==> flow/design.v <==
`timescale 1ns / 1ps
module mac(
    input [15:0] in,
    input [15:0] w,
    input [15:0] b,
    output [15:0] out
    );
wire [15:0] d;
assign d = w * in;
assign out = d + b;
endmodule
`timescale 1ns / 1ps
module mux(
    input [15:0] A,
    input [15:0] B,
    input reset,
    input sel,
    output reg [15:0] out
    );
    always @(*) begin
        if(reset)
            out =0;
        else begin
            if(sel)
                out=A;
            else
                out=B;
        end
    end
endmodule
`timescale 1ns / 1ps
module register(
    input clk,
    input reset,
    input [15:0] in,
    output [15:0] out
    );
reg [15:0] data;
assign out[15:0] = data[15:0];
always @(posedge clk) begin
	if (reset) begin
		data[15:0] <= 16'b0000000000000000;
	end
	else begin
		data[15:0] <= in[15:0];
	end
end
endmodule
`timescale 1ns / 1ps
module shift_reg #(
    parameter pool=0,
    parameter M=28,
    parameter P=2,
    parameter K=3
)
(
  input clk,
  input reset,
  input [15:0] data_in,
  output [15:0] data_out
);
localparam D = (pool)?M-P+1:M-K;
reg [D-1:0] hr_0; reg [D-1:0] hr_1; reg [D-1:0] hr_2; reg [D-1:0] hr_3;
reg [D-1:0] hr_4; reg [D-1:0] hr_5; reg [D-1:0] hr_6; reg [D-1:0] hr_7;
reg [D-1:0] hr_8; reg [D-1:0] hr_9; reg [D-1:0] hr_10; reg [D-1:0] hr_11;
reg [D-1:0] hr_12; reg [D-1:0] hr_13; reg [D-1:0] hr_14; reg [D-1:0] hr_15;
always @ (posedge clk) begin
    if(reset) begin
        hr_0 [D-1:0] <= 0;
        hr_1 [D-1:0] <= 0;
        hr_2 [D-1:0] <= 0;
        hr_3 [D-1:0] <= 0;
        hr_4 [D-1:0] <= 0;
        hr_5 [D-1:0] <= 0;
        hr_6 [D-1:0] <= 0;
        hr_7 [D-1:0] <= 0;
        hr_8 [D-1:0] <= 0;
        hr_9 [D-1:0] <= 0;
        hr_10 [D-1:0] <=0;
        hr_11 [D-1:0] <= 0;
        hr_12 [D-1:0] <= 0;
        hr_13 [D-1:0] <= 0;
        hr_14 [D-1:0] <= 0;
        hr_15 [D-1:0] <= 0;
    end
    else begin
        hr_0 [D-1:0] <= {hr_0[D-2:0], data_in[0]};
        hr_1 [D-1:0] <= {hr_1[D-2:0], data_in[1]};
        hr_2 [D-1:0] <= {hr_2[D-2:0], data_in[2]};
        hr_3 [D-1:0] <= {hr_3[D-2:0], data_in[3]};
        hr_4 [D-1:0] <= {hr_4[D-2:0], data_in[4]};
        hr_5 [D-1:0] <= {hr_5[D-2:0], data_in[5]};
        hr_6 [D-1:0] <= {hr_6[D-2:0], data_in[6]};
        hr_7 [D-1:0] <= {hr_7[D-2:0], data_in[7]};
        hr_8 [D-1:0] <= {hr_8[D-2:0], data_in[8]};
        hr_9 [D-1:0] <= {hr_9[D-2:0], data_in[9]};
        hr_10 [D-1:0] <= {hr_10[D-2:0], data_in[10]};
        hr_11 [D-1:0] <= {hr_11[D-2:0], data_in[11]};
        hr_12 [D-1:0] <= {hr_12[D-2:0], data_in[12]};
        hr_13 [D-1:0] <= {hr_13[D-2:0], data_in[13]};
        hr_14 [D-1:0] <= {hr_14[D-2:0], data_in[14]};
        hr_15 [D-1:0] <= {hr_15[D-2:0], data_in[15]};
    end
end
assign data_out[0] = hr_0[D-1]; assign data_out[1] = hr_1[D-1];
assign data_out[2] = hr_2[D-1]; assign data_out[3] = hr_3[D-1];
assign data_out[4] = hr_4[D-1]; assign data_out[5] = hr_5[D-1];
assign data_out[6] = hr_6[D-1]; assign data_out[7] = hr_7[D-1];
assign data_out[8] = hr_8[D-1]; assign data_out[9] = hr_9[D-1];
assign data_out[10] = hr_10[D-1]; assign data_out[11] = hr_11[D-1];
assign data_out[12] = hr_12[D-1]; assign data_out[13] = hr_13[D-1];
assign data_out[14] = hr_14[D-1]; assign data_out[15] = hr_15[D-1];
endmodule
`timescale 1ns / 1ps
module max_data(
    input [15:0] A,
    input [15:0] B,
    output reg [15:0] Y
    );
    always @(*) begin
        if(A>B)
            Y = A;
        else
            Y = B;
    end
endmodule
`timescale 1ns / 1ps
module conv_final #(
	parameter N=28,
	parameter M=28,
	parameter K=3,
	parameter P=2,
	parameter P_stride=2,
	parameter K_stride=2,
	parameter pool=0
) (
    	input clk,
    	input reset,
    	input [15:0] pxl_in,
		input i_data_valid,
		input [(K*K*16)-1:0]i_kernel_data,
   		output [15:0] pxl_out,
		output reg o_data_valid
    );
	wire [15:0] reg_00,reg_01,reg_02,sr_0;
	wire[15:0] reg_10, reg_11,reg_12,sr_1;
	wire[15:0] reg_20, reg_21,reg_22;
	wire [15:0] wire_00; wire [15:0] wire_01; wire [15:0] wire_02;
	wire [15:0] wire_10; wire [15:0] wire_11; wire [15:0] wire_12;
	wire [15:0] wire_20; wire [15:0] wire_21; wire [15:0] wire_22;
	wire signed [15:0] kernel [(K*K)-1:0];
	genvar i;
	generate
		for(i=0;i<(K*K);i=i+1) begin
			assign kernel[i] = i_kernel_data[16*(i)+:16];
		end
	endgenerate
	wire sel_1,sel_2,sel_3;
	wire [15:0] out_1,out_2,out_3,out_4,out_5,out_6,out_7,out_8,out_9;
	mux M1 (.A(pxl_in),.B(16'd0),.reset(reset),.sel(sel_1),.out(out_1));
	mac mac_00(out_1, kernel[0], 16'd0, wire_00);
	register r_00(clk, reset, wire_00, reg_00); 
	mux M2 (.A(pxl_in),.B(16'd0),.reset(reset),.sel(sel_2),.out(out_2));
	mac mac_01(out_2, kernel[1], reg_00, wire_01); 
	register r_01(clk, reset, wire_01, reg_01); 
	mux M3 (.A(pxl_in),.B(16'd0),.reset(reset),.sel(sel_3),.out(out_3));
	mac mac_02(out_3, kernel[2], reg_01, wire_02); 
	register r_02(clk, reset, wire_02, reg_02); 
	shift_reg #(.pool(0),.M(M),.K(K),.P(P)) row_1(.clk(clk),.reset(reset), .data_in(reg_02), .data_out(sr_0));
	mux M4 (.A(pxl_in),.B(16'd0),.reset(reset),.sel(sel_1),.out(out_4));
	mac mac_10(out_4, kernel[3], sr_0, wire_10); 
	register r_10(clk, reset, wire_10, reg_10); 
	mux M5 (.A(pxl_in),.B(16'd0),.reset(reset),.sel(sel_2),.out(out_5));
	mac mac_11(out_5, kernel[4], reg_10, wire_11); 
	register r_11(clk, reset, wire_11, reg_11); 
	mux M6 (.A(pxl_in),.B(16'd0),.reset(reset),.sel(sel_3),.out(out_6));
	mac mac_12(out_6, kernel[5], reg_11, wire_12); 
	register r_12(clk, reset, wire_12, reg_12); 
	shift_reg #(.pool(0),.M(M),.K(K),.P(P)) row_2(.clk(clk),.reset(reset), .data_in(reg_12), .data_out(sr_1));
	mux M7 (.A(pxl_in),.B(16'd0),.reset(reset),.sel(sel_1),.out(out_7));
	mac mac_20(out_7, kernel[6], sr_1, wire_20); 
	register r_20(clk, reset, wire_20, reg_20); 
	mux M8 (.A(pxl_in),.B(16'd0),.reset(reset),.sel(sel_2),.out(out_8));
	mac mac_21(out_8, kernel[7], reg_20, wire_21); 
	register r_21(clk, reset, wire_21, reg_21); 
	mux M9 (.A(pxl_in),.B(16'd0),.reset(reset),.sel(sel_3),.out(out_9));
	mac mac_22(out_9, kernel[8], reg_21, wire_22); 
	register r_22(clk, reset, wire_22, reg_22); 
	assign pxl_out = reg_22;	
	reg [9:0] counter;
	reg [$clog2(M)-1:0] col;
	reg [$clog2(M*M)-1:0] count_valid;
	always @(posedge clk) begin
		if ((reset == 1) | (!i_data_valid)) begin
			counter <= 0;
			col <= 0;
		end else begin
			counter <= counter + 1;
			if (col == M-1)
				col <= 0;
			else
				col <= col + 1;
		end
	end
	always @(posedge clk) begin
		if(reset) begin
		    count_valid <= 0;
			o_data_valid <= 1'b0;
		end
		else begin
			if(o_data_valid) begin
				count_valid <= count_valid+1;
				if(count_valid == (M*M)-1) begin
				    o_data_valid <= 1'b0;
				    count_valid <= 0;
				end
			end
			else if (i_data_valid && (counter == ((M*(K-1))/2)+((K-1)/2))) begin
				o_data_valid <= 1'b1;
			end
		end
	end
	assign sel_1 = i_data_valid & (col != M-1);
	assign sel_2 = i_data_valid;
	assign sel_3 = i_data_valid & (col != 0);
endmodule
`timescale 1ns / 1ps
module max_pooling #(
    parameter N=28,
	parameter M=28,
	parameter K=3,
	parameter P=2,
	parameter P_stride=2,
	parameter K_stride=2,
	parameter pool=1
    ) (
        input clk,
        input reset,
        input [15:0] pixel_in,
        input i_data_valid,
        output [15:0] o_max_pooled_pixel,
        output o_data_valid
    );
    wire [15:0] wire_1,reg1,sr_out,wire_2,reg2;
    register R1 (.clk(clk),.reset(reset),.in(pixel_in),.out(reg1));
    max_data M1(.A(pixel_in),.B(reg1),.Y(wire_1));
    shift_reg #(.M(M),.K(K),.pool(pool),.P(P)) LD1 (.clk(clk),.reset(reset),.data_in(wire_1),.data_out(sr_out));
    max_data M2(.A(sr_out),.B(pixel_in),.Y(wire_2));
    register R2 (.clk(clk),.reset(reset),.in(wire_2),.out(reg2));
    max_data M3(.A(pixel_in),.B(reg2),.Y(o_max_pooled_pixel));
    reg [$clog2(M)-1:0] col;
    reg row_odd;
    always@(posedge clk) begin
        if(reset | !(i_data_valid)) begin
            col <= 0;
            row_odd <= 1'b0;
        end
        else begin
            if(col == M-1) begin
                col <= 0;
                row_odd <= ~row_odd;
            end
            else begin
                col <= col+1;
            end
        end
    end
    assign o_data_valid = i_data_valid & row_odd & col[0];
endmodule
`timescale 1ns / 1ps
module cnn_layer1 (
    input          clk,
    input          reset,
    input  [15:0]  pxl_in,
    input          i_data_valid,
    input  [143:0] i_kernel_data,
    output [15:0]  conv_out,
    output         conv_valid,
    output [15:0]  pool_out,
    output         pool_valid
);
    conv_final #(
        .N(28), .M(28), .K(3), .P(2), .P_stride(2), .K_stride(1), .pool(0)
    ) C1 (
        .clk(clk),
        .reset(reset),
        .pxl_in(pxl_in),
        .i_data_valid(i_data_valid),
        .i_kernel_data(i_kernel_data),
        .pxl_out(conv_out),
        .o_data_valid(conv_valid)
    );
    max_pooling #(
        .N(28), .M(28), .K(3), .P(2), .P_stride(2), .K_stride(1), .pool(1)
    ) MP1 (
        .clk(clk),
        .reset(reset),
        .pixel_in(conv_out),
        .i_data_valid(conv_valid),
        .o_max_pooled_pixel(pool_out),
        .o_data_valid(pool_valid)
    );
endmodule
==> flow/run.sh <==
#!/bin/bash
# the make line also repeats each setting of config.mk as NAME=value (left out here)
make -C /OpenROAD-flow-scripts/flow DESIGN_CONFIG=/design/flow/config.mk WORK_HOME=/design/flow/orfs CLKGATE_MAP_FILE= finish
==> flow/config.mk <==
export PLATFORM = sky130hd
export DESIGN_NAME = cnn_layer1
export DESIGN_NICKNAME = cnn_layer1
export VERILOG_FILES = /design/flow/design.v
export SDC_FILE = /design/flow/constraint.sdc
export NUM_CORES = 4
export LEC_CHECK = 0
export CAP_MARGIN = 20
export CORE_MARGIN = 2
export CORE_UTILIZATION = 71
export CTS_CLUSTER_DIAMETER = 30
export HOLD_SLACK_MARGIN = -0.08
export MAX_ROUTING_LAYER = met4
export SLEW_MARGIN = 20
==> flow/constraint.sdc <==
create_clock -name core_clock -period 3.02 [get_ports {clk}]
set_input_delay 0.6040 -clock core_clock [delete_from_list [all_inputs] [get_ports {clk}]]
set_output_delay 0.6040 -clock core_clock [all_outputs]
set_load 0.01 [all_outputs]
==> summary.txt, run 1 <==
Physical implementation.

- The yosys-reported design area after synthesis is 0.0799 mm².
- Per the gpl log, the routability congestion estimate is 1.02.
- The maximum clock insertion buffer count is 3.
- The H-tree level count is 4.
- The flow did not finish.
- The buffer cell driving the clock tree root is sky130_fd_sc_hd__clkbuf_16.
- The synthesized area is between 0.07 and 0.08 mm².
- The synthesis report lists the most area-consuming cells as sky130_fd_sc_hd__dfxtp_1 (36%), sky130_fd_sc_hd__fa_1 (21%), sky130_fd_sc_hd__nor2b_1 (10%).
- In the synthesized netlist, the number of instances is 8143.
- For this design the top-level I/O count stands at ~200.
- The global route stage reports its total congestion overflow as 15.
- The commonest cells after synthesis are sky130_fd_sc_hd__dfxtp_1 (1440), sky130_fd_sc_hd__inv_1 (1370), sky130_fd_sc_hd__nor2b_1 (1306).
- The commonest register cell is sky130_fd_sc_hd__dfxtp_1.
- Counting distinct cell types in the post-synthesis netlist gives 72.
- During synthesis, Yosys emitted a total of 7 warnings.
- The floorplan step defined a core boundary enclosing roughly 0.11 mm².
- By instance count, the leading cell after synthesis is sky130_fd_sc_hd__dfxtp_1.
- The vertical die size is 339 µm.
- The number of cells in the design after placement is 10200.
- The cell-mix breakdown from Yosys lists the compound-gate area share as 0.0203.
- The XOR/XNOR share of the synthesized area is 0.0406.
- Of the total synthesized cell area, the portion taken by AND, OR, NAND and NOR gates is 0.197.
- The synthesized design contains 0 enable-type register cells.
- The horizontal extent of the die is 339 µm.
- In this run, the synthesized area fraction spent on adder and majority cells is recorded as 0.290.
- The net count entering floorplan is 9657.
- In the synthesized netlist the async set-or-reset flop fraction comes to 0.
- The post-synthesis cell type with the largest combined area is sky130_fd_sc_hd__dfxtp_1.
- The tool reported: "[ERROR GRT-0232] Routing congestion too high. Check the congestion heatmap in the GUI".
- The mean post-synth cell area is approximately 9.8 µm².
- According to the floorplan report, the total die area is 0.115 mm².
- The worst setup timing slack at the placement stage is -3.82 ns.
- The TritonCTS buffer count is 208.
- For this configuration, the core starts out at a cell density of 0.713.
- The share of the yosys chip area belonging to registers is 0.361.
- The synthesized design contains 1440 register bits.
- In this run the core area contains 123 standard-cell rows.
- In the global route stage, overall resource usage came out at 0.662.
- The portion of netlist area occupied by mux cells is 0.00653.
- The count of buffers added on input and output ports is about 200.
- The largest combinational cell category by area is adder cells.
- The failing step is 5_1_grt.
- The half-perimeter wire length after placement is 155000 µm.
- The clock sink total is 1440.
- The top-area cell type share of the netlist area is 0.361.
- The count of instantiated cells in the yosys netlist is 8143.
==> what timing repair did <==
action / in CTS
gates resized: 171
setup buffers: 44
pin swaps: 82
endpoints found under the setup margin: 461
gates cloned: 13
hold buffers: 0
==> routing by layer <==
| layer | overflow | global-route usage |
|---|---|---|
| met5 | - | - |
| met2 | 4 | 0.841 |
| met4 | 7 | 0.547 |
| met3 | 0 | 0.455 |
| met1 | 4 | 0.689 |
==> per-stage QoR <==
stage / utilization / setup TNS [ns] / hold slack [ns] / total power, mW / area (µm²)
after floorplan: - / -226.42 / 0.407 / 31.0 / 81900
after global placement: 0.804 / -985.73 / 0.416 / 37.2 / 90100
after detailed placement: 0.804 / -1035.65 / 0.420 / 37.7 / 90100
after CTS: 0.882 / -556.08 / 0.382 / 64.9 / 98800
==> inputs of run 2 (changes only) <==
CORE_UTILIZATION = 70   (was 71)
CTS_CLUSTER_DIAMETER = 53   (was 30)
CTS_CLUSTER_SIZE = 15   (was unset)
HOLD_SLACK_MARGIN = unset   (was -0.08)
MAX_ROUTING_LAYER = unset   (was met4)
SETUP_SLACK_MARGIN = 0.91   (was unset)
clock period = 5.31 ns   (was 3.02 ns; I/O delays follow)
==> summary.txt, run 2 <==
Synthesis and place-and-route results.

- The total iterations of the first detailed-routing run is 6.
- STA lists the maximum fanout along the critical path as 7.
- Cell area leaders: sky130_fd_sc_hd__dfxtp_1 (36%), sky130_fd_sc_hd__fa_1 (21%), sky130_fd_sc_hd__nor2b_1 (10%) (unchanged).
- Using the TritonRoute via totals, the vias-per-cell ratio works out to 5.76.
- The number of cells in the design after placement is 10200 (about the same).
- Among the stages of the critical path, the cell type that occurs most often is sky130_fd_sc_hd__fa_1.
- The synthesized area is 0.0799 mm² (unchanged).
- The number of antenna violations at the first check in global routing is 32.
- The maximum number of pins on one net before global-route repair is 255.
- The number of cells on the worst hold path is listed as 1.
- The number of synthesized flops with an enable pin was 0 (unchanged).
- The number of buffers and inverters on the critical path is 9.
- Clock latency on the worst-skew pair, taken at its later pin, is 0.80 ns.
- The OpenROAD report gives the critical path a required time of around 5.9 ns.
- The number of top-level pins is 197 (unchanged).
- The final route contains 60400 vias.
- The core box area is 0.113 mm² (was 0.112 mm²).
- The XOR/XNOR share of the synthesized area is 0.0406 (unchanged).
- The TritonCTS buffer count came to 121 (was 208).
- The half-perimeter wire length after placement is 157000 µm (was 155000 µm).
- The layout checks failed on negative setup slack.
- The share of the yosys chip area belonging to registers is 0.361 (unchanged).
- The post-layout instance count excluding filler cells is 10500.
- The power report lists the sequential group at 11.6 mW.
- The power report attributes to the sequential group a share of 0.360.
- The power report puts the net switching power at 11.1 mW.
- The critical path startpoint category is a flip-flop.
- The unique cell type count in the Yosys netlist is 72 (unchanged).
- Of the total power, combinational logic draws 0.373.
- The STA report counts the stages on the worst setup path as 25.
- The critical path startpoint is C1.col[0]$_SDFF_PP0_.
- After routing, the total negative slack on setup checks comes to -44.85 ns.
- The weighted congestion reported at the end of routability-driven placement was 0.995 (was 1.02).
- The net count entering floorplan is 9657 (unchanged).
- Of the total power, the clock network draws 0.267.
- In the final report, the number of endpoints failing setup comes to 76.
- The worst slew margin relative to its limit is 0.234.
- The total count of max-transition violations in the final report is 0.
- The mean post-synth cell area is 9.81 µm² (unchanged).
- The fraction of registers with async set/reset is 0 (unchanged).
- The final antenna-violating net count is 0.
- Looking at the max-slew report, the worst-margin pin has a slew of 1.15 ns.
- The peak ir drop on the vdd network is between 0.3 and 0.4 mV.
- The worst hold path startpoint is C1.row_1.hr_2[7]$_SDFF_PP0_.
- The most frequently used flop master after synthesis is sky130_fd_sc_hd__dfxtp_1 (unchanged).
- Per STA, the worst path accumulates the most delay in the family adder cells.
- The buffer cell driving the clock tree root is sky130_fd_sc_hd__clkbuf_16 (unchanged).
- The post-layout net count is 10500.
- The arrival time of the worst setup path is 7.12 ns.
- The H-tree level count is 3 (was 4).
- In this run the tools logged warnings totalling ~46.
- The portion of netlist area occupied by mux cells came to 0.00653 (unchanged).
- The simple-gate portion of the synthesized area was 0.197 (unchanged).
- The number of hold buffers added after cts was 0 (unchanged).
- Looking at the hold checks, the worst path lands on C1.row_1.hr_2[8]$_SDFF_PP0_.
- The internal power consumption is 21.1 mW.
- Top post-synthesis cells by count: sky130_fd_sc_hd__dfxtp_1 (1440), sky130_fd_sc_hd__inv_1 (1370), sky130_fd_sc_hd__nor2b_1 (1306) (unchanged).
- The initial cell density of the core came to 0.708 (was 0.713).
- The count of instantiated cells in the yosys netlist is 8143 (unchanged).
- The total die size is 0.117 mm² (was 0.115 mm²).
- The net switching fraction of the power is 0.346.
- STA lists the startpoint of the worst register-to-register path as C1.col[0]$_SDFF_PP0_.
- The count of input and output buffers is 196 (unchanged).
- The global routing report lists combined usage of all routing layers as 0.406.
- The power per cell area is between 300 and 400 mW/mm².
- The horizontal extent of the die came to 342 µm (was 339 µm).
- The tightest min-delay check is of the flip-flop to flip-flop type.
- On the worst setup and hold paths after CTS, the clock-pin slew comes to 0.08 ns.
- In the final report, the number of hold violations comes to 0.
- The worst setup slack for register-to-register paths is -1.18 ns.
- The worst-case reg-to-reg path depth is 25.
- The termination of the worst setup path is C1.r_02.data[15]$_SDFF_PP0_.
- Setup repair after global routing could not meet its margin everywhere.
- The yosys-reported design area after synthesis is 0.0799 mm² (unchanged).
- The final routed DRC violation total is 0.
- The worst-path cell with the longest stage delay is sky130_fd_sc_hd__fa_1.
- The final setup skew is 0.115 ns.
- From synthesis to final layout, the design area changed by 22.7%.
- The number of core rows is 123 (unchanged).
- The maximum clock insertion buffer count is 3 (unchanged).
- Per the GRT congestion report, total overflow comes to 0.
- STA lists the endpoint of the worst register-to-register path as C1.r_02.data[15]$_SDFF_PP0_.
- The group that draws the most power in this run is combinational logic.
- The worst setup timing slack at the placement stage is -1.93 ns (was -3.82 ns).
- The post-synthesis compound-gate area fraction was 0.0203 (unchanged).
- Summed over the clock group, the power is 8.59 mW.
- The average wire length per cell after detail routing is 24.8 µm.
- The area fraction in full adders, half adders and majority gates came to 0.290 (unchanged).
- The longest incremental delay of any stage on the critical path is reported as 0.57 ns.
- The highest clock rate this design can be run at is 0.154 GHz.
- Looking at the setup timing report, the critical path kind is flip-flop to flip-flop.
- In this run, power in combinational logic comes to between 10 and 15 mW.
- The total of flip-flops plus latches after synthesis was 1440 (unchanged).
- The static leakage is 44.6 nW.
- The post-synthesis instance total came to 8143 (unchanged).
- Run status: finished with violations (was stopped before the end).
- The clock sink total is 1440 (unchanged).
- The type of destination of the critical path is a flip-flop.
- In this run, the number of DRC markers left after iteration 0 of detailed routing was between 6000 and 7000.
- The most used standard cell by instance count after synthesis is sky130_fd_sc_hd__dfxtp_1 (unchanged).
- The synthesis warning total is 7 (unchanged).
- After detailed routing, the total wire length is around 260000 µm.
- The wire length of the first global-routing pass is 361000 µm.
- Across all setup checks in the final design, the least slack found is -1.18 ns.
- The clock tree from TritonCTS is done.
- The via count of the first global-routing pass was around 64000.
- The clock period minus final worst setup slack is 6.49 ns.
- The largest combinational cell category by area is adder cells (unchanged).
- The tool flagged a number of max-cap violations equal to 0.
- The post-synthesis cell type with the largest combined area is sky130_fd_sc_hd__dfxtp_1 (unchanged).
- The share of the clock period used by the worst path after layout is 1.22.
- The vertical die size was 342 µm (was 339 µm).
- The top-area cell type share of the netlist area is 0.361 (unchanged).
==> run 2: per-stage QoR <==
stage	instance area, µm²	hold WS, ns	total power [mW]	util
after global routing	98000	0.383	33.3	0.869
after floorplan	81700	0.414	17.6	-
after detailed placement	89700	0.420	21.1	0.795
after global placement	89700	0.416	20.8	0.795
after CTS	95400	0.379	30.5	0.846
final	98000	0.369	32.2	0.869
==> run 2: area by class of cell <==
cell class	count	area (µm²)
Antenna cell	17	42.5
Sequential cell	1440	28800
Timing Repair Buffer	1085	10500
Clock inverter	32	480
Fill cell	5092	14800
Tap cell	1500	1880
Multi-Input combinational cell	4932	48100
Inverter	1370	5150
Clock buffer	126	3080
==> run 2: layer usage <==
| metal | up-vias | track usage | part of all wire |
|---|---|---|---|
| li1 | 25700 | - | - |
| met1 | 29500 | 0.504 | 0.35 |
| met2 | 3808 | 0.666 | 0.46 |
| met3 | 1427 | 0.0912 | 0.10 |
| met4 | 26 | 0.216 | 0.081 |
| met5 | - | 0.00123 | 0.00075 |
==> run 2: repair_timing <==
action,in CTS,in global routing
gates cloned,8,4
gates resized,404,467
buffers inserted,75,72
pin swaps,202,370
setup endpoints to repair,134,127
==> inputs of run 3 (changes only) <==
CORE_UTILIZATION = 40   (was 70)
CTS_CLUSTER_DIAMETER = unset   (was 53)
CTS_CLUSTER_SIZE = unset   (was 15)
SETUP_SLACK_MARGIN = 1.05   (was 0.91)
clock period = 7.37 ns   (was 5.31 ns; I/O delays follow)
==> summary.txt, run 3 <==
Synthesis and place-and-route results.

- The XOR/XNOR share of the synthesized area is 0.0406 (unchanged).
- The signed area change from the synthesized netlist to the final layout is 18.4% (was 22.7%).
- The endpoint of the worst register-to-register path is C1.r_02.data[15]$_SDFF_PP0_ (unchanged).
- The post-synthesis compound-gate area fraction is 0.0203 (unchanged).
- The post-synthesis instance total is 8143 (unchanged).
- The internal power consumption came to 15.7 mW (was 21.1 mW).
- The area fraction in full adders, half adders and majority gates is 0.290 (unchanged).
- The number of logged tool warnings came to 50 (was 46).
- The average wire length per cell after detail routing is 17.9 µm (was 24.8 µm).
- The delay contributed by the slowest stage of the critical path is 0.57 ns (about the same).
- The clock tree from TritonCTS is done (unchanged).
- The critical path startpoint category is a primary input (was flip-flop).
- The reported combinational group power is 6.58 mW (was 12.0 mW).
- The number of failing hold endpoints at the final stage is 0 (unchanged).
- The vertical die size is 451 µm (was 342 µm).
- The via count of the first global-routing pass came to 55300 (was 63500).
- The unique cell type count in the Yosys netlist is 72 (unchanged).
- The share of the clock period used by the worst path after layout is 0.879 (was 1.22).
- The total iterations of the first detailed-routing run is 5 (was 6).
- The start-to-end type of the worst setup path was primary input to flip-flop (was flip-flop to flip-flop).
- The power drawn by the clock network was 7.78 mW (was 8.59 mW).
- The routed via count is 52400 (was 60400).
- The number of core rows is 164 (was 123).
- The clock network power share is 0.342 (was 0.267).
- The post-synthesis cell type with the largest combined area is sky130_fd_sc_hd__dfxtp_1 (unchanged).
- The worst hold path startpoint is C1.row_1.hr_8[23]$_SDFF_PP0_ (was C1.row_1.hr_2[7]$_SDFF_PP0_).
- The buffers plus inverters on the worst setup path is 9 (unchanged).
- The sequential share of power is 0.368 (was 0.360).
- Cell area leaders: sky130_fd_sc_hd__dfxtp_1 (36%), sky130_fd_sc_hd__fa_1 (21%), sky130_fd_sc_hd__nor2b_1 (10%) (unchanged).
- The worst setup slack for register-to-register paths is 1.13 ns (was -1.18 ns).
- The switching component of the power is 7.04 mW (was 11.1 mW).
- The maximum fanout along the worst path is 6 (was 7).
- The maximum number of pins on one net before global-route repair came to 276 (was 255).
- The most frequent cell on the critical path is sky130_fd_sc_hd__fa_1 (unchanged).
- The residual overflow from global routing is 0 (unchanged).
- The post-layout net count is 10100 (was 10500).
- The largest combinational cell category by area is adder cells (unchanged).
- The count of input and output buffers is 196 (unchanged).
- The combinational share of power is 0.290 (was 0.373).
- The highest clock frequency the design can meet is roughly 0.15 GHz.
- The number of synthesized flops with an enable pin is 0 (unchanged).
- The core box area was 0.199 mm² (was 0.113 mm²).
- The number of top-level pins came to 197 (unchanged).
- The cell depth of the worst setup path came to 26 (was 25).
- The worst-case reg-to-reg path depth is 23 (was 25).
- The final antenna-violating net count came to 0 (unchanged).
- The worst hold path cell count is 1 (unchanged).
- The number of antenna violations at the first check in global routing is 32 (unchanged).
- The maximum clock insertion buffer count is 3 (unchanged).
- The worst setup timing slack at the placement stage came to -0.365 ns (was -1.93 ns).
- The kind of cell adding the most delay to the critical path is adder cells (unchanged).
- The overall power consumption is 22.7 mW (was 32.2 mW).
- The startpoint of the most critical register-to-register path is C1.col[2]$_SDFF_PP0_ (was C1.col[0]$_SDFF_PP0_).
- The power in sequential cells is 8.36 mW (was 11.6 mW).
- The most used standard cell by instance count after synthesis is sky130_fd_sc_hd__dfxtp_1 (unchanged).
- The most frequently used flop master after synthesis is sky130_fd_sc_hd__dfxtp_1 (unchanged).
- The clock transition time at the flip-flop clock pins of the worst setup and hold paths is 0.07 ns (was 0.08 ns).
- The top-area cell type share of the netlist area is 0.361 (unchanged).
- The fill cell total of the finished layout was 18800 (was 5092).
- The arrival time of the worst setup path is 7.10 ns (was 7.12 ns).
- The iteration-0 DRC count of the detailed router is 3058 (was 6328).
- The synthesized area is 0.0799 mm² (unchanged).
- The worst slew margin relative to its limit is 0.287 (was 0.234).
- For the finished layout, the period the worst path requires is 6.48 ns.
- The H-tree level count is 4 (was 3).
- The initial cell density of the core came to 0.401 (was 0.708).
- The fraction of registers with async set/reset is 0 (unchanged).
- The transition time at the pin with the least slew margin is 1.07 ns (was 1.15 ns).
- The number of cells in the design after placement is 11000 (was 10200).
- The worst hold margin came to 0.405 ns (was 0.369 ns).
- The vias per cell is 4.61 (was 5.76).
- The total count of max-transition violations in the final report is 0 (unchanged).
- The endpoint of the worst hold path is C1.row_1.hr_8[24]$_SDFF_PP0_ (was C1.row_1.hr_2[8]$_SDFF_PP0_).
- The final setup skew is 0.0454 ns (was 0.115 ns).
- The TritonCTS buffer count came to 150 (was 121).
- The static leakage is 42.9 nW (was 44.6 nW).
- The total of flip-flops plus latches after synthesis is 1440 (unchanged).
- The share of the yosys chip area belonging to registers is 0.361 (unchanged).
- The power per cell area is 240 mW/mm² (was 329 mW/mm²).
- The required time at the worst-slack endpoint is 7.99 ns (was 5.94 ns).
- The minimum setup slack in the final design is 0.892 ns (was -1.18 ns).
- The simple-gate portion of the synthesized area came to 0.197 (unchanged).
- RSZ-0062 raised after global routing: true (unchanged).
- The wire length reported by the detailed router is 203000 µm (was 260000 µm).
- The count of instantiated cells in the yosys netlist is 8143 (unchanged).
- The buffer cell driving the clock tree root is sky130_fd_sc_hd__clkbuf_16 (unchanged).
- The total of endpoints with negative setup slack in the final report is 0 (was 76).
- The termination of the worst setup path is C1.r_02.data[15]$_SDFF_PP0_ (unchanged).
- The half-perimeter wire length after placement was 153000 µm (was 157000 µm).
- The weighted congestion reported at the end of routability-driven placement is 0.928 (was 0.995).
- The net count entering floorplan is 9657 (unchanged).
- Run status: timing/DRC/antenna clean (was finished with violations).
- Top post-synthesis cells by count: sky130_fd_sc_hd__dfxtp_1 (1440), sky130_fd_sc_hd__inv_1 (1370), sky130_fd_sc_hd__nor2b_1 (1306) (unchanged).
- The overall fraction of global-route tracks in use came to 0.202 (was 0.406).
- The worst-path cell with the longest stage delay is sky130_fd_sc_hd__fa_2 (was sky130_fd_sc_hd__fa_1).
- The synthesis warning total is 7 (unchanged).
- The peak ir drop on the vdd network was 0.189 mV (was 0.372 mV).
- The post-route cell area is 0.0946 mm² (was 0.0980 mm²).
- The mean post-synth cell area came to 9.81 µm² (unchanged).
- The path class of the lowest-slack min-delay path was flip-flop to flip-flop (unchanged).
- The horizontal extent of the die is 451 µm (was 342 µm).
- The critical path startpoint is i_data_valid (was C1.col[0]$_SDFF_PP0_).
- The worst-skew pair later-pin latency is 0.80 ns (about the same).
- The final routed DRC violation total is 0 (unchanged).
- The total die size is 0.203 mm² (was 0.117 mm²).
- The yosys-reported design area after synthesis was 0.0799 mm² (unchanged).
- The wire length of the first global-routing pass is 318000 µm (was 361000 µm).
- The post-layout instance count excluding filler cells is 11400 (was 10500).
- The standard cell area after detailed placement was 0.0881 mm² (was 0.0897 mm²).
- The net switching fraction of the power is 0.310 (was 0.346).
- The top power group was sequential cells (was combinational logic).
- The portion of netlist area occupied by mux cells came to 0.00653 (unchanged).
- The clock sink total is 1440 (unchanged).
- The reported max-cap violation count is 0 (unchanged).
- The type of destination of the critical path is a flip-flop (unchanged).
run 3: layer usage:
layer / part of all wire / vias up / global-route usage
li1: - / 25100 / -
met1: 0.44 / 25800 / 0.263
met2: 0.47 / 1141 / 0.329
met3: 0.046 / 353 / 0.0291
met4: 0.047 / 4 / 0.0960
met5: 0.00011 / - / 0
run 3: cell type report:
| type | count | area [µm²] | area share |
|---|---|---|---|
| clock inverters | 66 | 982 | 0.0104 |
| well taps | 2656 | 3320 | 0.0351 |
| repair buffers | 681 | 6370 | 0.0673 |
| clock buffers | 208 | 4260 | 0.0450 |
| diodes | 22 | 55.1 | 0.000582 |
| inverters | 1370 | 5140 | 0.0544 |
| flip-flops and latches | 1440 | 28800 | 0.305 |
| multi-input cells | 4931 | 45600 | 0.482 |
run 3: repair_timing:
action / CTS / global route
setup buffers: 23 / 18
resized: 54 / 133
endpoints found under the hold margin: 0 / 0
setup endpoints to repair: 53 / 40
cloned: 0 / 5
hold buffers: 0 / 0
pin swaps: 45 / 110
run 3: stage by stage:
stage,util,setup TNS (ns)
2_1_floorplan,-,0
3_3_place_gp,0.443,-4.08
3_5_place_dp,0.443,-5.66
4_1_cts,0.471,0
5_1_grt,0.475,0
6_report,0.475,0
==> inputs of run 4 (changes only) <==
CAP_MARGIN = 40   (was 20)
CELL_PAD_IN_SITES_DETAIL_PLACEMENT = 2   (was unset)
CORE_UTILIZATION = 60   (was 40)
GPL_ROUTABILITY_DRIVEN = 0   (was unset)
SETUP_SLACK_MARGIN = -0.45   (was 1.05)
clock period = 5.93 ns   (was 7.37 ns; I/O delays follow)
==> summary.txt, run 4 <==
Physical implementation.

- Run status: stopped before the end (was timing/DRC/antenna clean).
- The run ended at 3_5_place_dp.
- The tool reported: "Error: detail_place.tcl, 38 bad optional access".
- The post-synthesis compound-gate area fraction is 0.0203 (unchanged).
- The top-area cell type share of the netlist area is 0.361 (unchanged).
- The unique cell type count in the Yosys netlist was 72 (unchanged).
- The area fraction in full adders, half adders and majority gates is 0.290 (unchanged).
- The XOR/XNOR share of the synthesized area is 0.0406 (unchanged).
- The largest combinational cell category by area is adder cells (unchanged).
- The initial cell density of the core is 0.606 (was 0.401).
- The mean post-synth cell area was 9.81 µm² (unchanged).
- The net count entering floorplan is 9657 (unchanged).
- The synthesis warning total is 7 (unchanged).
- The portion of netlist area occupied by mux cells is 0.00653 (unchanged).
- The most used standard cell by instance count after synthesis is sky130_fd_sc_hd__dfxtp_1 (unchanged).
- The number of top-level pins was 197 (unchanged).
- Cell area leaders: sky130_fd_sc_hd__dfxtp_1 (36%), sky130_fd_sc_hd__fa_1 (21%), sky130_fd_sc_hd__nor2b_1 (10%) (unchanged).
- The count of instantiated cells in the yosys netlist is 8143 (unchanged).
- The total die size is 0.136 mm² (was 0.203 mm²).
- The count of input and output buffers is 196 (unchanged).
- The number of synthesized flops with an enable pin is 0 (unchanged).
- The yosys-reported design area after synthesis is 0.0799 mm² (unchanged).
- The total of flip-flops plus latches after synthesis came to 1440 (unchanged).
- The most frequently used flop master after synthesis is sky130_fd_sc_hd__dfxtp_1 (unchanged).
- The horizontal extent of the die was 369 µm (was 451 µm).
- The simple-gate portion of the synthesized area is 0.197 (unchanged).
- The share of the yosys chip area belonging to registers came to 0.361 (unchanged).
- The vertical die size is 369 µm (was 451 µm).
- The core box area came to 0.132 mm² (was 0.199 mm²).
- The number of core rows is 133 (was 164).
- The post-synthesis cell type with the largest combined area is sky130_fd_sc_hd__dfxtp_1 (unchanged).
- The post-synthesis instance total came to 8143 (unchanged).
- The synthesized area is 0.0799 mm² (unchanged).
- The fraction of registers with async set/reset is 0 (unchanged).
- Top post-synthesis cells by count: sky130_fd_sc_hd__dfxtp_1 (1440), sky130_fd_sc_hd__inv_1 (1370), sky130_fd_sc_hd__nor2b_1 (1306) (unchanged).
[run 4: through the flow]
step / TNS (ns) / std cells / cell area (µm²) / hold slack, ns
2_1_floorplan: -14.07 / 8143 / 80500 / 0.414
3_3_place_gp: -78.01 / 10400 / 88900 / 0.415
==> inputs of run 5 (changes only) <==
CAP_MARGIN = 25   (was 40)
CELL_PAD_IN_SITES_DETAIL_PLACEMENT = unset   (was 2)
CELL_PAD_IN_SITES_GLOBAL_PLACEMENT = 1   (was unset)
CORE_MARGIN = 5   (was 2)
CORE_UTILIZATION = 40   (was 60)
HOLD_SLACK_MARGIN = 0.09   (was unset)
MIN_ROUTING_LAYER = met1   (was unset)
SETUP_SLACK_MARGIN = 2.35   (was -0.45)
SLEW_MARGIN = 35   (was 20)
TNS_END_PERCENT = 5   (was unset)
clock period = 9.63 ns   (was 5.93 ns; I/O delays follow)
==> summary.txt, run 5 <==
Synthesis and place-and-route results.

- Run status: timing/DRC/antenna clean (was stopped before the end).
- For reference, the final report shows the hold violation count at 0.
- The static leakage is ~40 nW.
- The total overflow left after global routing is 0.
- Checking hold timing, the worst path is listed with class flip-flop to flip-flop.
- The final setup skew is between 0.03 and 0.04 ns.
- For this run, the post-layout net count is 9743.
- The sequential share of power is 0.381.
- The number of core rows is 164 (was 133).
- The global routing report lists combined usage of all routing layers as 0.207.
- The portion of netlist area occupied by mux cells is 0.00653 (unchanged).
- Per the OpenROAD timing report, the critical path contains 27 cells.
- The worst setup path is captured at a flip-flop.
- The net count entering floorplan is 9657 (unchanged).
- The fill cell total of the finished layout is 19100.
- The total of flip-flops plus latches after synthesis came to 1440 (unchanged).
- The share of the clock period used by the worst path after layout is 0.744.
- The delay contributed by the slowest stage of the critical path is roughly 0.54 ns.
- The share of the yosys chip area belonging to registers is 0.361 (unchanged).
- The clock sink total is 1440.
- The total of endpoints with negative setup slack in the final report is 0.
- The script logs the ratio of routed vias to standard cells as 4.65.
- According to the dpl log, the detail-placed design has an HPWL of 154000 µm.
- The largest part of the power goes to sequential cells.
- The power per cell area is between 150 and 200 mW/mm².
- The initial cell density of the core is 0.401 (was 0.606).
- The worst slew margin relative to its limit is 0.381.
- The core box area was 0.199 mm² (was 0.132 mm²).
- The maximum number of pins on one net before global-route repair is around 160.
- The multi-input combinational cells in the finished layout cover a total of 0.0446 mm².
- At the end of the flow the core is filled with cells to 0.454.
- In this run, post-CTS hold repair placed 0 buffers.
- The number of cells on the worst hold path is listed as 1.
- The worst-skew pair later-pin latency is 0.79 ns.
- In the routed design, unresolved DRC markers number 0.
- The routed design shows a wire length per standard cell of 19.5 µm.
- The XOR/XNOR share of the synthesized area was 0.0406 (unchanged).
- Setup slack on the worst reg-to-reg path comes out at 2.98 ns.
- The fraction of registers with async set/reset is 0 (unchanged).
- The number of synthesized flops with an enable pin is 0 (unchanged).
- Setup repair after global routing could not meet its margin everywhere.
- VDD sags by at most 0.145 mV.
- The area taken by flip-flops and latches is 0.0288 mm².
- The H-tree level count is 4.
- STA puts the critical path data arrival time at 7.81 ns.
- The number of top-level pins is 197 (unchanged).
- Cell internal power was estimated by the tool at roughly 12 mW.
- The horizontal extent of the die is 457 µm (was 369 µm).
- According to the timing report, the data required time at the worst endpoint equals 10.28 ns.
- The most frequently used flop master after synthesis is sky130_fd_sc_hd__dfxtp_1 (unchanged).
- The area fraction in full adders, half adders and majority gates is 0.290 (unchanged).
- Top post-synthesis cells by count: sky130_fd_sc_hd__dfxtp_1 (1440), sky130_fd_sc_hd__inv_1 (1370), sky130_fd_sc_hd__nor2b_1 (1306) (unchanged).
- The combinational share of power is 0.270.
- The clock period minus final worst setup slack is just over 7 ns.
- The final layout reports a setup TNS of 0 ns.
- The critical path startpoint is i_data_valid.
- The final antenna-violating net count is 0.
- The capture point of the worst register-to-register path is recorded as C1.r_00.data[14]$_SDFF_PP0_.
- The critical path contains buffers and inverters numbering 10 combined.
- The via count of the first global-routing pass is ~54000.
- The post-synthesis compound-gate area fraction is 0.0203 (unchanged).
- The simple-gate portion of the synthesized area came to 0.197 (unchanged).
- The power report puts the net switching power at approximately 5.2 mW.
- Per the detailed-route log, wirelength across all metal layers totals between 200000 and 250000 µm.
- The highest clock frequency the design can meet is 0.140 GHz.
- The clock passes through at most 3 buffers.
- The count of input and output buffers was 196 (unchanged).
- Across all stage logs, warnings added up to 37.
- The worst setup timing slack at the placement stage is 0.611 ns.
- The synthesized area is 0.0799 mm² (unchanged).
- The vertical die size is 457 µm (was 369 µm).
- Cell area leaders: sky130_fd_sc_hd__dfxtp_1 (36%), sky130_fd_sc_hd__fa_1 (21%), sky130_fd_sc_hd__nor2b_1 (10%) (unchanged).
- The first global-routing pass estimated between 300000 and 400000 µm of wire.
- The buffer cell driving the clock tree root is sky130_fd_sc_hd__clkbuf_16.
- At the pin with the least slew margin, the transition time is approximately 0.9 ns.
- For this design, the slowest cell found on the critical path is sky130_fd_sc_hd__fa_1.
- According to the report, the first pass of detailed routing completed in 5 iterations.
- The reported max-cap violation count is 0.
- The worst register-to-register path has a depth of 23.
- The power drawn by the clock network is 5.84 mW.
- The startpoint of the most critical register-to-register path is C1.col[0]$_SDFF_PP0_.
- After the first detailed-routing iteration, the DRC count stood at 2860.
- The count of instantiated cells in the yosys netlist is 8143 (unchanged).
- The post-synthesis cell type with the largest combined area was sky130_fd_sc_hd__dfxtp_1 (unchanged).
- The worst hold path startpoint is C1.row_1.hr_15[22]$_SDFF_PP0_.
- The mean post-synth cell area is 9.81 µm² (unchanged).
- The synthesis warning total came to 7 (unchanged).
- Broken down by cell family, the worst path's largest delay share belongs to adder cells.
- The critical path startpoint category is a primary input.
- The endpoint of the worst hold path is C1.row_1.hr_15[23]$_SDFF_PP0_.
- The net switching fraction of the power is 0.313.
- Looking at the worst setup and hold paths, the clock pins of their registers show a slew of 0.07 ns.
- The share of total power dissipated in the clock network is 0.349.
- The start-to-end type of the worst setup path is primary input to flip-flop.
- The total count of max-transition violations in the final report is 0.
- The critical path ends at C1.r_12.data[15]$_SDFF_PP0_.
- The yosys-reported design area after synthesis is 0.0799 mm² (unchanged).
- The reported combinational group power is 4.53 mW.
- The top-area cell type share of the netlist area is 0.361 (unchanged).
- The clock tree from TritonCTS is done.
- The unique cell type count in the Yosys netlist was 72 (unchanged).
- The number of antenna violations at the first check in global routing is 37.
- The post-synthesis instance total came to 8143 (unchanged).
- Per the TritonCTS log, the buffer count is 152.
- Between the synthesized netlist and the finished layout, the area growth was recorded as 13.1%.
- The total die size is 0.209 mm² (was 0.136 mm²).
- The routed layout has 51200 vias.
- Per the timing report, the biggest fanout along the worst path comes to 19.
- The power in sequential cells is 6.39 mW.
- The minimum setup slack in the final design is 2.47 ns.
- The largest combinational cell category by area is adder cells (unchanged).
- The most used standard cell by instance count after synthesis is sky130_fd_sc_hd__dfxtp_1 (unchanged).
-- run 5: final cells by class --
type / instances / share of cell area
diodes: 19 / 0.000526
inverters: 1370 / 0.0569
clock inverters: 49 / 0.00728
clock buffers: 222 / 0.0494
well taps: 2656 / 0.0368
repair buffers: 332 / 0.0372
flip-flops and latches: 1440 / 0.319
multi-input cells: 4933 / 0.493
-- run 5: through the flow --
| stage | hold WS [ns] | total power, mW | cells | instance area (µm²) |
|---|---|---|---|---|
| floorplan | 0.414 | 9.45 | 8143 | 80100 |
| global placement | 0.416 | 11.0 | 10700 | 84500 |
| detailed placement | 0.420 | 11.0 | 10700 | 84600 |
| CTS | 0.405 | 17.0 | 11000 | 90100 |
| global route | 0.424 | 17.8 | 11000 | 90400 |
| finish | 0.401 | 16.8 | 11000 | 90400 |
-- run 5: timing repair --
action / in CTS / in global routing
resized: 42 / 38
cloned: 4 / 3
setup endpoints to repair: 54 / 33
setup buffers: 15 / 8
pin swaps: 3 / 6
-- run 5: routing by layer --
metal  share of wire  GRT usage  vias to the layer above
met5         0.00011          0                        -
met4           0.034     0.0668                        4
met3           0.050     0.0321                      323
met2            0.46      0.334                     1148
met1            0.46      0.284                    25400
li1                -          -                    24300
==> inputs of run 6 (changes only) <==
CAP_MARGIN = 5   (was 25)
CELL_PAD_IN_SITES_GLOBAL_PLACEMENT = unset   (was 1)
CORE_MARGIN = 2   (was 5)
CORE_UTILIZATION = 72   (was 40)
CTS_CLUSTER_DIAMETER = 234   (was unset)
CTS_CLUSTER_SIZE = 15   (was unset)
GPL_ROUTABILITY_DRIVEN = unset   (was 0)
HOLD_SLACK_MARGIN = unset   (was 0.09)
MIN_ROUTING_LAYER = unset   (was met1)
PLACE_DENSITY = 0.63   (was unset)
SETUP_SLACK_MARGIN = unset   (was 2.35)
SLEW_MARGIN = 20   (was 35)
TNS_END_PERCENT = unset   (was 5)
clock period = 5.31 ns   (was 9.63 ns; I/O delays follow)
==> summary.txt, run 6 <==
Synthesis and place-and-route results.

- Run status: finished with violations (was timing/DRC/antenna clean).
- Failing layout checks were recorded as negative setup slack.
- Cell area leaders: sky130_fd_sc_hd__dfxtp_1 (36%), sky130_fd_sc_hd__fa_1 (21%), sky130_fd_sc_hd__nor2b_1 (10%) (unchanged).
- The switching component of the power was 10.7 mW (was 5.25 mW).
- The share of the yosys chip area belonging to registers is 0.361 (unchanged).
- The top power group is sequential cells (unchanged).
- The power in sequential cells is 11.6 mW (was 6.39 mW).
- The cell depth of the worst setup path is 26 (was 27).
- The post-synthesis instance total came to 8143 (unchanged).
- The vias per cell is 5.76 (was 4.65).
- The startpoint of the most critical register-to-register path was C1.col[1]$_SDFF_PP0_ (was C1.col[0]$_SDFF_PP0_).
- The H-tree level count is 3 (was 4).
- The maximum clock insertion buffer count came to 3 (unchanged).
- The area of combinational cells with multiple inputs is 0.0470 mm² (was 0.0446 mm²).
- The number of synthesized flops with an enable pin came to 0 (unchanged).
- The overall fraction of global-route tracks in use is 0.423 (was 0.207).
- The portion of netlist area occupied by mux cells is 0.00653 (unchanged).
- The worst-skew pair later-pin latency is 0.78 ns (was 0.79 ns).
- The uppermost layer routed is met5 (unchanged).
- Among the stages of the critical path, the cell type that occurs most often is sky130_fd_sc_hd__fa_1.
- The buffers plus inverters on the worst setup path is 9 (was 10).
- The transition time at the pin with the least slew margin is 1.13 ns (was 0.926 ns).
- The unique cell type count in the Yosys netlist is 72 (unchanged).
- The sum of met2 wire segment lengths after detailed routing is 116000 µm (was 98700 µm).
- The critical path startpoint is C1.col[1]$_SDFF_PP0_ (was i_data_valid).
- The start-to-end type of the worst setup path was flip-flop to flip-flop (was primary input to flip-flop).
- The maximum fanout along the worst path is 8 (was 19).
- The post-layout net count is 10400 (was 9743).
- The count of instantiated cells in the yosys netlist was 8143 (unchanged).
- The weighted congestion reported at the end of routability-driven placement is 1.00.
- The total die size came to 0.114 mm² (was 0.209 mm²).
- The clock network power share is 0.249 (was 0.349).
- The number of failing hold endpoints at the final stage was 0 (unchanged).
- The fraction of registers with async set/reset came to 0 (unchanged).
- RSZ-0062 raised after global routing: true (unchanged).
- The clock period minus final worst setup slack is 6.50 ns.
- The clock tree from TritonCTS is done (unchanged).
- The average wire length per cell after detail routing is 24.5 µm (was 19.5 µm).
- The area taken by flip-flops and latches is 0.0288 mm² (about the same).
- The total of flip-flops plus latches after synthesis is 1440 (unchanged).
- The area fraction in full adders, half adders and majority gates is 0.290 (unchanged).
- The net count entering floorplan is 9657 (unchanged).
- The critical path startpoint category is a flip-flop (was primary input).
- The reported combinational group power was 11.5 mW (was 4.53 mW).
- The worst slew margin relative to its limit is 0.249 (was 0.381).
- The detailed-route wire length on metal 1 is 89700 µm (was 98200 µm).
- The post-synthesis compound-gate area fraction is 0.0203 (unchanged).
- The final antenna-violating net count is 0 (unchanged).
- The yosys-reported design area after synthesis was 0.0799 mm² (unchanged).
- The most frequently used flop master after synthesis is sky130_fd_sc_hd__dfxtp_1 (unchanged).
- The buffer cell driving the clock tree root is sky130_fd_sc_hd__clkbuf_16 (unchanged).
- The maximum number of pins on one net before global-route repair is 119 (was 157).
- The clock transition time at the flip-flop clock pins of the worst setup and hold paths is 0.10 ns (was 0.07 ns).
- The mean post-synth cell area came to 9.81 µm² (unchanged).
- The internal power consumption is 20.1 mW (was 11.5 mW).
- The arrival time of the worst setup path came to 7.12 ns (was 7.81 ns).
- The sequential share of power is 0.378 (was 0.381).
- The iteration-0 DRC count of the detailed router is 6400 (was 2860).
- The final routed DRC violation total came to 0 (unchanged).
- The wire length reported by the detailed router is 254000 µm (was 215000 µm).
- Top post-synthesis cells by count: sky130_fd_sc_hd__dfxtp_1 (1440), sky130_fd_sc_hd__inv_1 (1370), sky130_fd_sc_hd__nor2b_1 (1306) (unchanged).
- The largest combinational cell category by area was adder cells (unchanged).
- The utilization after layout came to 0.864 (was 0.454).
- The required time at the worst-slack endpoint is 5.93 ns (was 10.28 ns).
- The worst hold path startpoint is MP1.LD1.hr_3[0]$_SDFF_PP0_ (was C1.row_1.hr_15[22]$_SDFF_PP0_).
- The final sum of negative setup slack is -41.10 ns (was 0 ns).
- The synthesis warning total was 7 (unchanged).
- The static leakage is 43.8 nW (was 41.0 nW).
- The power per cell area was 322 mW/mm² (was 185 mW/mm²).
- The combinational share of power is 0.373 (was 0.270).
- The worst-path cell with the longest stage delay is sky130_fd_sc_hd__fa_1 (unchanged).
- The core box area is 0.110 mm² (was 0.199 mm²).
- The wire length on met3 is 28100 µm (was 10700 µm).
- The number of core rows is 122 (was 164).
- The half-perimeter wire length after placement was 157000 µm (was 154000 µm).
- The number of logged tool warnings was 67 (was 37).
- The worst hold path cell count is 1 (unchanged).
- The minimum setup slack in the final design was -1.19 ns (was 2.47 ns).
- The TritonCTS buffer count is 105 (was 152).
- The total of endpoints with negative setup slack in the final report is 72 (was 0).
- The count of input and output buffers is 196 (unchanged).
- The residual overflow from global routing is 0 (unchanged).
- The vertical die size is 337 µm (was 457 µm).
- The net switching fraction of the power is 0.347 (was 0.313).
- The number of antenna violations at the first check in global routing is 20 (was 37).
- The XOR/XNOR share of the synthesized area is 0.0406 (unchanged).
- The synthesized area came to 0.0799 mm² (unchanged).
- The path class of the lowest-slack min-delay path is flip-flop to flip-flop (unchanged).
- The number of cells in the design after placement is 10100 (was 10700).
- The horizontal extent of the die is 337 µm (was 457 µm).
- The signed area change from the synthesized netlist to the final layout is 19.4% (was 13.1%).
- The overall power consumption is 30.7 mW (was 16.8 mW).
- The number of top-level pins is 197 (unchanged).
- The top-area cell type share of the netlist area is 0.361 (unchanged).
- The wire length of the first global-routing pass came to 362000 µm (was 332000 µm).
- The kind of cell adding the most delay to the critical path is adder cells (unchanged).
- The post-layout instance count excluding filler cells came to 10400 (was 11000).
- The power drawn by the clock network is 7.65 mW (was 5.84 mW).
- The share of the clock period used by the worst path after layout is 1.22 (was 0.744).
- The peak ir drop on the vdd network came to 0.503 mV (was 0.145 mV).
- The post-synthesis cell type with the largest combined area is sky130_fd_sc_hd__dfxtp_1 (unchanged).
- The endpoint of the worst register-to-register path is C1.r_02.data[15]$_SDFF_PP0_ (was C1.r_00.data[14]$_SDFF_PP0_).
- The most used standard cell by instance count after synthesis is sky130_fd_sc_hd__dfxtp_1 (unchanged).
- The worst hold margin is 0.415 ns (was 0.401 ns).
- The worst setup slack for register-to-register paths came to -1.19 ns (was 2.98 ns).
- The termination of the worst setup path is C1.r_02.data[15]$_SDFF_PP0_ (was C1.r_12.data[15]$_SDFF_PP0_).
- The final setup skew is 0.0630 ns (was 0.0381 ns).
- The clock sink total is 1440 (unchanged).
- The total iterations of the first detailed-routing run is 7 (was 5).
- The initial cell density of the core is 0.724 (was 0.401).
- The simple-gate portion of the synthesized area is 0.197 (unchanged).
- The delay contributed by the slowest stage of the critical path is 0.56 ns (was 0.54 ns).
- The highest clock frequency the design can meet is around 0.15 GHz.
- The via count of the first global-routing pass came to 63400 (was 54200).
- The worst-case reg-to-reg path depth is 26 (was 23).
- The routed via count is 59800 (was 51200).
- The total count of max-transition violations in the final report came to 0 (unchanged).
- The reported max-cap violation count is 0 (unchanged).
- The endpoint of the worst hold path is MP1.LD1.hr_3[1]$_SDFF_PP0_ (was C1.row_1.hr_15[23]$_SDFF_PP0_).
- The type of destination of the critical path is a flip-flop (unchanged).
- The fill cell total of the finished layout came to 5217 (was 19100).
[run 6: layer usage]
layer / GRT usage / up-vias
met4: 0.229 / 20
met5: 0 / -
met3: 0.118 / 1332
met2: 0.686 / 3764
li1: - / 25500
met1: 0.513 / 29200
[run 6: what timing repair did]
item	in CTS	in global routing
hold buffers	0	0
cloned	10	3
pin swaps	164	177
setup endpoints to repair	87	81
resized	324	284
setup buffers	56	64
[run 6: through the flow]
stage	setup WS [ns]	area (µm²)
2_1_floorplan	-1.00	81300
5_1_grt	-1.26	95300
4_1_cts	-0.842	93800
3_5_place_dp	-1.86	89100
6_report	-1.19	95300
3_3_place_gp	-1.75	89100
[run 6: final cells by class]
type                       instances  share of cell area
multi-input combinational       4931               0.493
sequential                      1440               0.302
timing repair buffer            1022               0.101
inverter                        1370              0.0540
clock buffer                     106              0.0278
tap                             1488              0.0195
clock inverter                     6             0.00143
antenna                           12            0.000315
==> inputs of run 7 (changes only) <==
CAP_MARGIN = 25   (was 5)
CELL_PAD_IN_SITES_DETAIL_PLACEMENT = 1   (was unset)
CELL_PAD_IN_SITES_GLOBAL_PLACEMENT = 3   (was unset)
CORE_MARGIN = 9   (was 2)
CORE_UTILIZATION = 46   (was 72)
CTS_CLUSTER_DIAMETER = unset   (was 234)
CTS_CLUSTER_SIZE = 23   (was 15)
GPL_ROUTABILITY_DRIVEN = 0   (was unset)
GPL_TIMING_DRIVEN = 1   (was unset)
MIN_ROUTING_LAYER = met2   (was unset)
PLACE_DENSITY = 0.92   (was 0.63)
SETUP_SLACK_MARGIN = 1.19   (was unset)
clock period = 8.0 ns   (was 5.31 ns; I/O delays follow)
==> summary.txt, run 7 <==
Synthesis and place-and-route results.

- The type of destination of the critical path is a flip-flop (unchanged).
- The total of endpoints with negative setup slack in the final report came to 0 (was 72).
- The cell depth of the worst setup path came to 24 (was 26).
- The most frequently used flop master after synthesis is sky130_fd_sc_hd__dfxtp_1 (unchanged).
- The TritonCTS buffer count is 150 (was 105).
- The number of core rows was 152 (was 122).
- The minimum setup slack in the final design is 1.32 ns (was -1.19 ns).
- The maximum fanout along the worst path is 7 (was 8).
- The worst setup slack for register-to-register paths is 1.52 ns (was -1.19 ns).
- The clock tree from TritonCTS is done (unchanged).
- The combinational share of power is 0.277 (was 0.373).
- The fraction of registers with async set/reset is 0 (unchanged).
- The fill cell total of the finished layout was 18900 (was 5217).
- The post-synthesis cell type with the largest combined area is sky130_fd_sc_hd__dfxtp_1 (unchanged).
- The worst slew margin relative to its limit came to 0.291 (was 0.249).
- The utilization after layout is 0.529 (was 0.864).
- The share of the clock period used by the worst path after layout is 0.835 (was 1.22).
- The average wire length per cell after detail routing is 21.4 µm (was 24.5 µm).
- The initial cell density of the core was 0.464 (was 0.724).
- The reported max-cap violation count is 0 (unchanged).
- The residual overflow from global routing is 0 (unchanged).
- The total of flip-flops plus latches after synthesis is 1440 (unchanged).
- The number of logged tool warnings is 48 (was 67).
- The delay contributed by the slowest stage of the critical path was 0.56 ns (about the same).
- The most frequent cell on the critical path is sky130_fd_sc_hd__fa_1 (unchanged).
- The count of instantiated cells in the yosys netlist came to 8143 (unchanged).
- The final antenna-violating net count is 0 (unchanged).
- The H-tree level count is 4 (was 3).
- The total count of max-transition violations in the final report was 0 (unchanged).
- The synthesis warning total is 7 (unchanged).
- The post-synthesis instance total is 8143 (unchanged).
- The final sum of negative setup slack was 0 ns (was -41.10 ns).
- The start-to-end type of the worst setup path is primary input to flip-flop (was flip-flop to flip-flop).
- The maximum clock insertion buffer count came to 3 (unchanged).
- The total die size was 0.189 mm² (was 0.114 mm²).
- The highest clock frequency the design can meet is approximately 0.15 GHz.
- The top power group is sequential cells (unchanged).
- The largest combinational cell category by area is adder cells (unchanged).
- The core box area is 0.172 mm² (was 0.110 mm²).
- The static leakage came to 41.4 nW (was 43.8 nW).
- The overall fraction of global-route tracks in use came to 0.360 (was 0.423).
- The clock network power share was 0.349 (was 0.249).
- The power in sequential cells is 7.73 mW (was 11.6 mW).
- The post-route cell area came to 0.0910 mm² (was 0.0953 mm²).
- RSZ-0062 raised after global routing: false (was true).
- The most used standard cell by instance count after synthesis is sky130_fd_sc_hd__dfxtp_1 (unchanged).
- The share of the yosys chip area belonging to registers is 0.361 (unchanged).
- The area fraction in full adders, half adders and majority gates is 0.290 (unchanged).
- The overall power consumption is 20.6 mW (was 30.7 mW).
- The worst-skew pair later-pin latency was 0.84 ns (was 0.78 ns).
- The internal power consumption is 13.9 mW (was 20.1 mW).
- The number of top-level pins came to 197 (unchanged).
- For reference, the critical path cell chain is clkbuf_4 > nor2b_4 > buf_12 > and2_4 > nor2b_4 > buf_4 > buf_4 > and2_1 > fa_1 > inv_1 > fa_1 > fa_1 > inv_1 > fa_1 > fa_1 > inv_1 > fa_1 > inv_1 > ha_1 > a21o_1 > a31oi_2 > o21a_1 > o21ai_1 > nor3b_1.
- The worst-path cell with the longest stage delay is sky130_fd_sc_hd__fa_1 (unchanged).
- The endpoint of the worst register-to-register path is C1.r_10.data[15]$_SDFF_PP0_ (was C1.r_02.data[15]$_SDFF_PP0_).
- The routed via count is 71400 (was 59800).
- The worst hold path startpoint is MP1.LD1.hr_7[0]$_SDFF_PP0_ (was MP1.LD1.hr_3[0]$_SDFF_PP0_).
- The peak ir drop on the vdd network was 0.209 mV (was 0.503 mV).
- The worst-case reg-to-reg path depth is 24 (was 26).
- The switching component of the power was 6.72 mW (was 10.7 mW).
- The post-synthesis compound-gate area fraction is 0.0203 (unchanged).
- Top post-synthesis cells by count: sky130_fd_sc_hd__dfxtp_1 (1440), sky130_fd_sc_hd__inv_1 (1370), sky130_fd_sc_hd__nor2b_1 (1306) (unchanged).
- The path class of the lowest-slack min-delay path was flip-flop to flip-flop (unchanged).
- The clock period minus final worst setup slack is 6.68 ns.
- The power per cell area was 227 mW/mm² (was 322 mW/mm²).
- The post-layout net count is 9809 (was 10400).
- The top-area cell type share of the netlist area was 0.361 (unchanged).
- The critical path startpoint is i_data_valid (was C1.col[1]$_SDFF_PP0_).
- The sequential share of power is 0.375 (was 0.378).
- The final routed DRC violation total is 0 (unchanged).
- The buffer cell driving the clock tree root is sky130_fd_sc_hd__clkbuf_16 (unchanged).
- The via count of the first global-routing pass is 85500 (was 63400).
- The startpoint of the most critical register-to-register path is C1.col[0]$_SDFF_PP0_ (was C1.col[1]$_SDFF_PP0_).
- The half-perimeter wire length after placement is 161000 µm (was 157000 µm).
- The unique cell type count in the Yosys netlist is 72 (unchanged).
- The critical path startpoint category is a primary input (was flip-flop).
- The iteration-0 DRC count of the detailed router was 8814 (was 6400).
- The mean post-synth cell area is 9.81 µm² (unchanged).
- The wire length of the first global-routing pass was 351000 µm (was 362000 µm).
- The net switching fraction of the power came to 0.325 (was 0.347).
- The maximum number of pins on one net before global-route repair is 261 (was 119).
- The wire length reported by the detailed router is 230000 µm (was 254000 µm).
- The portion of netlist area occupied by mux cells is 0.00653 (unchanged).
- The kind of cell adding the most delay to the critical path is adder cells (unchanged).
- The number of failing hold endpoints at the final stage came to 0 (unchanged).
- The total iterations of the first detailed-routing run was 7 (unchanged).
- The required time at the worst-slack endpoint came to 8.68 ns (was 5.93 ns).
- The endpoint of the worst hold path was MP1.LD1.hr_7[1]$_SDFF_PP0_ (was MP1.LD1.hr_3[1]$_SDFF_PP0_).
- The yosys-reported design area after synthesis was 0.0799 mm² (unchanged).
- The net count entering floorplan is 9657 (unchanged).
- Cell area leaders: sky130_fd_sc_hd__dfxtp_1 (36%), sky130_fd_sc_hd__fa_1 (21%), sky130_fd_sc_hd__nor2b_1 (10%) (unchanged).
- The simple-gate portion of the synthesized area is 0.197 (unchanged).
- The XOR/XNOR share of the synthesized area is 0.0406 (unchanged).
- The signed area change from the synthesized netlist to the final layout is 13.9% (was 19.4%).
- The standard cell area after detailed placement is 0.0851 mm² (was 0.0891 mm²).
- The worst setup timing slack at the placement stage was -0.0690 ns (was -1.86 ns).
- The transition time at the pin with the least slew margin is 1.06 ns (was 1.13 ns).
- The number of antenna violations at the first check in global routing came to 4 (was 20).
- The number of synthesized flops with an enable pin was 0 (unchanged).
- The worst hold path cell count is 1 (unchanged).
- The vertical die size is 435 µm (was 337 µm).
- The number of hold buffers added after cts is 0 (unchanged).
- The clock sink total was 1440 (unchanged).
- The synthesized area was 0.0799 mm² (unchanged).
- The horizontal extent of the die came to 435 µm (was 337 µm).
- The reported combinational group power is 5.72 mW (was 11.5 mW).
- Run status: timing/DRC/antenna clean (was finished with violations).
- The buffers plus inverters on the worst setup path was 8 (was 9).
- The vias per cell is 6.64 (was 5.76).
- The final setup skew was 0.0712 ns (was 0.0630 ns).
- The termination of the worst setup path is C1.r_22.data[15]$_SDFF_PP0_ (was C1.r_02.data[15]$_SDFF_PP0_).
- The arrival time of the worst setup path is 7.35 ns (was 7.12 ns).
- The count of input and output buffers is 196 (unchanged).
- The power drawn by the clock network is 7.20 mW (was 7.65 mW).
- The clock transition time at the flip-flop clock pins of the worst setup and hold paths is 0.07 ns (was 0.10 ns).
==> run 7: cell type report <==
type / instances / area (µm²) / area share
multi-input cells: 4931 / 44800 / 0.492
well taps: 2310 / 2890 / 0.0318
repair buffers: 402 / 4110 / 0.0452
clock inverters: 49 / 870 / 0.00956
inverters: 1370 / 5140 / 0.0565
flip-flops and latches: 1440 / 28800 / 0.317
diodes: 46 / 115 / 0.00127
clock buffers: 210 / 4240 / 0.0466
==> run 7: routing by layer <==
layer  vias to the layer above  global-route usage  wire length, µm
li1                      24400                   -                -
met1                     26100                   -                0
met2                     19200               0.423           117000
met3                      1618               0.487            93400
met4                        77              0.0715            17900
met5                         -               0.131             2290
==> run 7: through the flow <==
stage,hold WS [ns],instances
2_1_floorplan,0.414,8143
3_3_place_gp,0.414,10400
3_5_place_dp,0.424,10400
4_1_cts,0.381,10700
5_1_grt,0.407,10700
6_report,0.390,10800
==> run 7: timing repair <==
| item | CTS | global route |
|---|---|---|
| buffers inserted | 4 | 21 |
| endpoints found under the setup margin | 36 | 36 |
| gates cloned | 1 | 6 |
| pin swaps | 1 | 16 |
| gates resized | 13 | 54 |
Power is estimated from default activity; no workload was simulated.
